Design slave_apb, start of the top module:
module slave_apb ( 
                   output reg [ 8-1 : 0 ]   prdata, 			 
                   output reg                         pready, 			 
                   output reg                         pslverr,			 
		   input                	      penable,                   
                   input                	      pwrite, 			 
                   input 	         	      psel,  			 
                   input                              pclk,   			 
                   input                	      presetn, 			 
                   input      [ 8-1 : 0 ]   paddr,  			 
                   input      [ 8-1 : 0 ]   pwdata 			 
                   );
  parameter         IDLE    = 2'd0;              				 
  parameter         SETUP   = 2'd1;
  parameter         ENABLE  = 2'd2;
  reg   [ 2-1 : 0 ]   pre_state;   					 
  reg   [ 2-1 : 0 ]   nxt_state;
  reg   [ 8-1 : 0 ]    mem [ 0 : 200 ]; 		 
  reg   [ 8-1 : 0 ]    prdata_c;
  reg pready_c;
  reg pslverr_c;
  reg mem_we_c;
  always @ ( posedge pclk or negedge presetn )
  	begin 
    	     if ( ! presetn )
      			pre_state <= IDLE;
    	     else 
      			pre_state <= nxt_state;
  	end 
  always @ ( * ) 
  	begin
    		prdata_c   = 8'd0;
    		pslverr_c  = 1'b0;
    		pready_c   = 1'b0;
    		mem_we_c   = 1'b0;
    	 	nxt_state  = IDLE;     
		case ( pre_state )
			IDLE   : begin  
          				if ( psel == 1 ) 
            					nxt_state = SETUP;
	        			else
          				     begin
            					nxt_state = IDLE;
  	        				prdata_c = 8'd0;
          				     end
        			end  
      		      SETUP  : begin  
          				nxt_state  = ENABLE;
        			end  
		     ENABLE : begin  
				    pready_c = psel;
						if ( psel == 1 )   
              						nxt_state    = SETUP;
            					else
              						nxt_state    = IDLE; 
		      		    if(paddr <= 200)
          				begin
            					pslverr_c      = 1'b0;
	         				 if(!pwrite)      
              						prdata_c     = mem [ paddr ];
            					else 
	            					mem_we_c     = psel;
          			        end  
				else
				        pslverr_c     = psel;
        		     end  
  ...
Size: ~1,600 flip-flops, roughly 31 I/O pins.
make LEC_CHECK=0 CAP_MARGIN=20 CELL_PAD_IN_SITES_DETAIL_PLACEMENT=2 CELL_PAD_IN_SITES_GLOBAL_PLACEMENT=2 CORE_MARGIN=8 CORE_UTILIZATION=21 CTS_CLUSTER_DIAMETER=76 CTS_CLUSTER_SIZE=24 GPL_ROUTABILITY_DRIVEN=0 GPL_TIMING_DRIVEN=1 HOLD_SLACK_MARGIN=0.18 MAX_ROUTING_LAYER=met4 PLACE_DENSITY_LB_ADDON=0.12 SETUP_SLACK_MARGIN=0.38 SLEW_MARGIN=5 TNS_END_PERCENT=40 finish   # period 3.88 ns
run.sh (not shown) runs the stock make flow with config.mk's settings and CLKGATE_MAP_FILE=.
The starting point went through all stages and came out clean.
Edit:
Settings changed: CELL_PAD_IN_SITES_DETAIL_PLACEMENT 2 to 0, CELL_PAD_IN_SITES_GLOBAL_PLACEMENT 2 to not set, CORE_MARGIN 8 to 2, CORE_UTILIZATION 21 to 71, CTS_CLUSTER_DIAMETER 76 to 213, CTS_CLUSTER_SIZE 24 to not set, GPL_ROUTABILITY_DRIVEN 0 to not set, GPL_TIMING_DRIVEN 1 to not set, HOLD_SLACK_MARGIN 0.18 to -0.07, MAX_ROUTING_LAYER met4 to not set, PLACE_DENSITY_LB_ADDON 0.12 to 0.25, SLEW_MARGIN 5 to 25.
Clock period 3.88 ns to 3.03 ns, I/O delays scaled along.
Result:
- clock skew goes down by 0.014 ns
- via count increases by 12%
- cell area falls by 4.4%
- clock-buffer cell count rose by 51
- die size went down by 71%
- worst hold slack gets worse by 0.28 ns
- first-iteration DRC count increases to 2.9 times its value
Edit:
Settings changed: CORE_UTILIZATION 71 to 72, CTS_CLUSTER_SIZE set to 14, HOLD_SLACK_MARGIN -0.07 to not set, PLACE_DENSITY_LB_ADDON 0.25 to 0.04, SETUP_SLACK_MARGIN 0.38 to 0.87, TNS_END_PERCENT 40 to 85.
After rerunning: Routed wire length came out lower by a few percent. Clock skew hardly moves. Register-to-register slack improved by 0.33 ns. Total power came out lower by a little under a tenth. Fmax came out higher by about a fifth. Worst setup slack improved by 0.34 ns.
Edit:
Settings changed: CELL_PAD_IN_SITES_DETAIL_PLACEMENT 0 to not set, CTS_CLUSTER_DIAMETER 213 to 41, CTS_CLUSTER_SIZE 14 to 15, PLACE_DENSITY set to 0.38, PLACE_DENSITY_LB_ADDON 0.04 to not set, SETUP_SLACK_MARGIN 0.87 to 0.88, SLEW_MARGIN 25 to 20, TNS_END_PERCENT 85 to not set.
The new run completed without violations.
Setup slack is worse by 0.029 ns.
Fmax falls by 1.2%.
Power rose by 9.5%.
Cell area is higher by 2.2%.
Critical path depth came out higher by 1.
Via count decreases by 0.33%.


Setup of lane 1:
Starting RTL as in the previous note.
// slave_apb
module slave_apb ( 
                   output reg [ 8-1 : 0 ]   prdata, 			 
                   output reg                         pready, 			 
                   output reg                         pslverr,			 
		   input                	      penable,                   
                   input                	      pwrite, 			 
                   input 	         	      psel,  			 
                   input                              pclk,   			 
                   input                	      presetn, 			 
                   input      [ 8-1 : 0 ]   paddr,  			 
                   input      [ 8-1 : 0 ]   pwdata 			 
                   );
clock: 3.65 ns
lec_check: 0
cap_margin: 35
cell_pad_in_sites_detail_placement: 2
core_margin: 4
core_utilization: 40
gpl_timing_driven: 0
hold_slack_margin: -0.08
max_routing_layer: met4
min_routing_layer: met2
setup_slack_margin: -0.17
slew_margin: 20
tns_end_percent: 10
Although it ran to completion, lane 1 produced a layout that fails the final checks because of negative setup slack.
#### Input delta (lane 2 over lane 1)
# lane 1
export LEC_CHECK = 0
export CAP_MARGIN = 35
export CELL_PAD_IN_SITES_DETAIL_PLACEMENT = 2
export CORE_MARGIN = 4
export CORE_UTILIZATION = 40
export GPL_TIMING_DRIVEN = 0
export HOLD_SLACK_MARGIN = -0.08
export MAX_ROUTING_LAYER = met4
export MIN_ROUTING_LAYER = met2
export SETUP_SLACK_MARGIN = -0.17
export SLEW_MARGIN = 20
export TNS_END_PERCENT = 10
create_clock -name core_clock -period 3.65 [get_ports {pclk}]
# lane 2
export LEC_CHECK = 0
export CAP_MARGIN = 20
export CORE_MARGIN = 2
export CORE_UTILIZATION = 37
export PLACE_DENSITY = 0.6
export SLEW_MARGIN = 20
create_clock -name core_clock -period 5.46 [get_ports {pclk}]
Notes after the runs:
The flow for lane 1 finished, though final verification flagged negative setup slack.
Lane 2 ended with every stage complete and zero timing, DRC or antenna violations.
Summary: with lane 1 as the reference, via count of the first global-routing pass in lane 2 moved down by more than a quarter.
Total number of tap cells ended up 175 higher on lane 2 than on lane 1.
Lane 1 vs lane 2, class of the worst hold path: input port to register vs register to register
Hold path depth in lane 2 is 1 lower than in lane 1
Count of clock-net buffers in the final layout (lower): lane 2
Per the comparison of lane 2 with lane 1, biggest fanout along the worst timing path +39, maximum vdd ir drop -280 uV, count of instances resized after the clock tree is built -143.
## Diff of input files: lane 3 against lane 2
# lane 2
export LEC_CHECK = 0
export CAP_MARGIN = 20
export CORE_MARGIN = 2
export CORE_UTILIZATION = 37
export PLACE_DENSITY = 0.6
export SLEW_MARGIN = 20
create_clock -name core_clock -period 5.46 [get_ports {pclk}]
# lane 3
export LEC_CHECK = 0
export CAP_MARGIN = 20
export CORE_MARGIN = 2
export CORE_UTILIZATION = 45
export PLACE_DENSITY = 0.6
export SLEW_MARGIN = 20
create_clock -name core_clock -period 5.46 [get_ports {pclk}]
- The final layout from lane 3, which completed every stage, passed the timing, DRC and antenna checks at the end of the flow.
- Lane 2 → lane 3: global routing usage summed across all routing layers higher; non-clock buffer count lost about 37%.
- Between lane 3 and lane 2, the relative contribution of combinational cells to total power figures differ only marginally.
- Die size: lower on lane 3
- Lane 2 was routed with more vias than lane 3.
- Lane 2 → lane 3: sequential power share increased 0.7 points, cell area after placement moved down.
What lane 4 does differently from lane 3 at the input level:
# lane 3
export LEC_CHECK = 0
export CAP_MARGIN = 20
export CORE_MARGIN = 2
export CORE_UTILIZATION = 45
export PLACE_DENSITY = 0.6
export SLEW_MARGIN = 20
create_clock -name core_clock -period 5.46 [get_ports {pclk}]
# lane 4
export LEC_CHECK = 0
export CAP_MARGIN = 20
export CORE_MARGIN = 2
export CORE_UTILIZATION = 72
export CTS_CLUSTER_DIAMETER = 41
export CTS_CLUSTER_SIZE = 15
export PLACE_DENSITY = 0.38
export SETUP_SLACK_MARGIN = 0.87
export SLEW_MARGIN = 20
create_clock -name core_clock -period 3.03 [get_ports {pclk}]
Results
- Delta (lane 4 minus lane 3): non-filler instance count after layout has decreased, die area has decreased.
- Lane 4 reports a lower number of fill cells than lane 3 does.
- Of lane 4 and lane 3, the higher final critical-path share of the clock period belongs to lane 4.


## try-lagoon
The RTL this note starts from:
==> flow/design.v <==
module slave_apb ( 
                   output reg [ 8-1 : 0 ]   prdata, 			 
                   output reg                         pready, 			 
                   output reg                         pslverr,			 
		   input                	      penable,                   
                   input                	      pwrite, 			 
                   input 	         	      psel,  			 
                   input                              pclk,   			 
                   input                	      presetn, 			 
                   input      [ 8-1 : 0 ]   paddr,  			 
                   input      [ 8-1 : 0 ]   pwdata 			 
                   );
  parameter         IDLE    = 2'd0;              				 
  parameter         SETUP   = 2'd1;
  parameter         ENABLE  = 2'd2;
  reg   [ 2-1 : 0 ]   pre_state;   					 
  reg   [ 2-1 : 0 ]   nxt_state;
  reg   [ 8-1 : 0 ]    mem [ 0 : 200 ]; 		 
  reg   [ 8-1 : 0 ]    prdata_c;
  reg pready_c;
  reg pslverr_c;
  reg mem_we_c;
  always @ ( posedge pclk or negedge presetn )
  	begin 
    	     if ( ! presetn )
      			pre_state <= IDLE;
    	     else 
      			pre_state <= nxt_state;
  	end 
  always @ ( * ) 
  	begin
    		prdata_c   = 8'd0;
    		pslverr_c  = 1'b0;
    		pready_c   = 1'b0;
    		mem_we_c   = 1'b0;
    	 	nxt_state  = IDLE;     
		case ( pre_state )
			IDLE   : begin  
          				if ( psel == 1 ) 
            					nxt_state = SETUP;
	        			else
          				     begin
            					nxt_state = IDLE;
  	        				prdata_c = 8'd0;
          				     end
        			end  
      		      SETUP  : begin  
          				nxt_state  = ENABLE;
        			end  
		     ENABLE : begin  
				    pready_c = psel;
						if ( psel == 1 )   
              						nxt_state    = SETUP;
            					else
              						nxt_state    = IDLE; 
		      		    if(paddr <= 200)
          				begin
            					pslverr_c      = 1'b0;
	         				 if(!pwrite)      
              						prdata_c     = mem [ paddr ];
            					else 
	            					mem_we_c     = psel;
          			        end  
				else
				        pslverr_c     = psel;
        		     end  
                  default : nxt_state = IDLE;
    endcase
  end  
  always @ ( posedge pclk )
  	if ( mem_we_c )
  		mem [ paddr ] <= pwdata;
  always @ ( posedge pclk or negedge presetn)
 	 begin
    		if ( ! presetn)
    			begin
      				prdata    <= 8'b0;
      				pready    <= 1'b0;
      				pslverr   <= 1'b0;
    			end  
    	     else
    		begin
      			pready  <= pready_c;
      		   if ( ( pre_state == ENABLE ) )
      			begin
        			prdata  <= prdata_c;
        			pslverr <= pslverr_c;
      			end
    		end
  	end
endmodule
==> flow/config.mk <==
export PLATFORM = sky130hd
export DESIGN_NAME = slave_apb
export DESIGN_NICKNAME = slave_apb
export VERILOG_FILES = /design/flow/design.v
export SDC_FILE = /design/flow/constraint.sdc
export NUM_CORES = 4
export LEC_CHECK = 0
export ABC_AREA = 1
export CAP_MARGIN = 20
export CORE_ASPECT_RATIO = 1.43
export CORE_MARGIN = 2
export CORE_UTILIZATION = 72
export CTS_CLUSTER_DIAMETER = 326
export CTS_CLUSTER_SIZE = 10
export PLACE_DENSITY = 0.35
export SETUP_SLACK_MARGIN = 0.91
export SLEW_MARGIN = 40
==> flow/constraint.sdc <==
create_clock -name core_clock -period 3.03 [get_ports {pclk}]
set_input_delay 0.6060 -clock core_clock [delete_from_list [all_inputs] [get_ports {pclk}]]
set_output_delay 0.6060 -clock core_clock [all_outputs]
set_load 0.01 [all_outputs]
try-lagoon finished end to end and its layout was clean on timing, DRC and antenna.
Changes in try-onyx relative to try-lagoon:
# try-lagoon
export LEC_CHECK = 0
export ABC_AREA = 1
export CAP_MARGIN = 20
export CORE_ASPECT_RATIO = 1.43
export CORE_MARGIN = 2
export CORE_UTILIZATION = 72
export CTS_CLUSTER_DIAMETER = 326
export CTS_CLUSTER_SIZE = 10
export PLACE_DENSITY = 0.35
export SETUP_SLACK_MARGIN = 0.91
export SLEW_MARGIN = 40
create_clock -name core_clock -period 3.03 [get_ports {pclk}]
# try-onyx
export LEC_CHECK = 0
export CAP_MARGIN = 0
export CELL_PAD_IN_SITES_DETAIL_PLACEMENT = 0
export CORE_MARGIN = 2
export CORE_UTILIZATION = 72
export CTS_CLUSTER_DIAMETER = 213
export CTS_CLUSTER_SIZE = 15
export HOLD_SLACK_MARGIN = 0.29
export PLACE_DENSITY = 0.69
export SETUP_SLACK_MARGIN = 0.78
export SLEW_MARGIN = 40
export TNS_END_PERCENT = 60
create_clock -name core_clock -period 3.03 [get_ports {pclk}]
Results
- For try-lagoon and try-onyx, there was not a single run that failed to finish clean.
- try-onyx: number of antenna violations at the first check in global routing lower than try-lagoon
- From try-lagoon to try-onyx, final setup violation count did not move at all.
- Between try-onyx and try-lagoon, it is try-onyx whose cell area is lower, by 5.5%.
- Sort try-lagoon and try-onyx by sequential fraction of the synthesis area, ascending, and try-lagoon comes first.
- Summary — synthesized cell count, try-onyx relative to try-lagoon: lower, by about 50%.
- Against try-lagoon, try-onyx comes in 44 higher on buffer count excluding the clock tree in the final layout.
- In terms of number of storage elements in the synthesis netlist, try-lagoon and try-onyx differ only marginally.
- From try-lagoon to try-onyx the numbers moved as follows: total detailed-routing wirelength decreased by 8.3% relative to the old numbers, arrival time reported for the critical path endpoint increased by 0.15 ns relative to the old numbers.
### try-onyx -> try-raven
# try-onyx
export LEC_CHECK = 0
export CAP_MARGIN = 0
export CELL_PAD_IN_SITES_DETAIL_PLACEMENT = 0
export CORE_MARGIN = 2
export CORE_UTILIZATION = 72
export CTS_CLUSTER_DIAMETER = 213
export CTS_CLUSTER_SIZE = 15
export HOLD_SLACK_MARGIN = 0.29
export PLACE_DENSITY = 0.69
export SETUP_SLACK_MARGIN = 0.78
export SLEW_MARGIN = 40
export TNS_END_PERCENT = 60
create_clock -name core_clock -period 3.03 [get_ports {pclk}]
# try-raven
export LEC_CHECK = 0
export CAP_MARGIN = 20
export CELL_PAD_IN_SITES_DETAIL_PLACEMENT = 0
export CORE_MARGIN = 2
export CORE_UTILIZATION = 72
export CTS_CLUSTER_DIAMETER = 213
export CTS_CLUSTER_SIZE = 14
export HOLD_SLACK_MARGIN = 0.27
export PLACE_DENSITY_LB_ADDON = 0.12
export SETUP_SLACK_MARGIN = 0.87
export SLEW_MARGIN = 25
export TNS_END_PERCENT = 85
create_clock -name core_clock -period 3.03 [get_ports {pclk}]
## What came out
- Each of the runs, namely try-onyx and try-raven, reached the end of the flow and came out clean.
- Looking at combinational share of power across try-onyx and try-raven, the one that comes out higher is try-onyx.
- try-onyx reports its library cell contributing the largest single delay on the critical path as sky130_fd_sc_hd__mux4_2 while try-raven reports sky130_fd_sc_hd__o31a_1.
- When the final numbers for try-onyx and try-raven were put side by side, the combined global-route utilization of all metal layers turned out to be smaller in try-onyx.
- The least setup slack across all paths after layout reported for try-raven is greater than that of try-onyx by 0.022 ns.
- Compared with try-onyx, try-raven shows a higher overall power.
Modified inputs, try-yarrow compared to try-raven
# try-raven
export LEC_CHECK = 0
export CAP_MARGIN = 20
export CELL_PAD_IN_SITES_DETAIL_PLACEMENT = 0
export CORE_MARGIN = 2
export CORE_UTILIZATION = 72
export CTS_CLUSTER_DIAMETER = 213
export CTS_CLUSTER_SIZE = 14
export HOLD_SLACK_MARGIN = 0.27
export PLACE_DENSITY_LB_ADDON = 0.12
export SETUP_SLACK_MARGIN = 0.87
export SLEW_MARGIN = 25
export TNS_END_PERCENT = 85
create_clock -name core_clock -period 3.03 [get_ports {pclk}]
# try-yarrow
export LEC_CHECK = 0
export CAP_MARGIN = 20
export CORE_MARGIN = 2
export CORE_UTILIZATION = 72
export CTS_CLUSTER_SIZE = 15
export SETUP_SLACK_MARGIN = 0.78
export SLEW_MARGIN = 20
create_clock -name core_clock -period 3.03 [get_ports {pclk}]
Results
[compare] base=try-raven new=try-yarrow: fraction of power consumed by the clock network shows an increase of 4.8 points, worst setup margin shows a reduction of 0.012 ns, clock power shows an increase of 22%, net switching fraction of the power shows no meaningful change, synthesis-to-layout area growth shows an increase of 0.86 points.
Power and IR drop assume default switching activity.
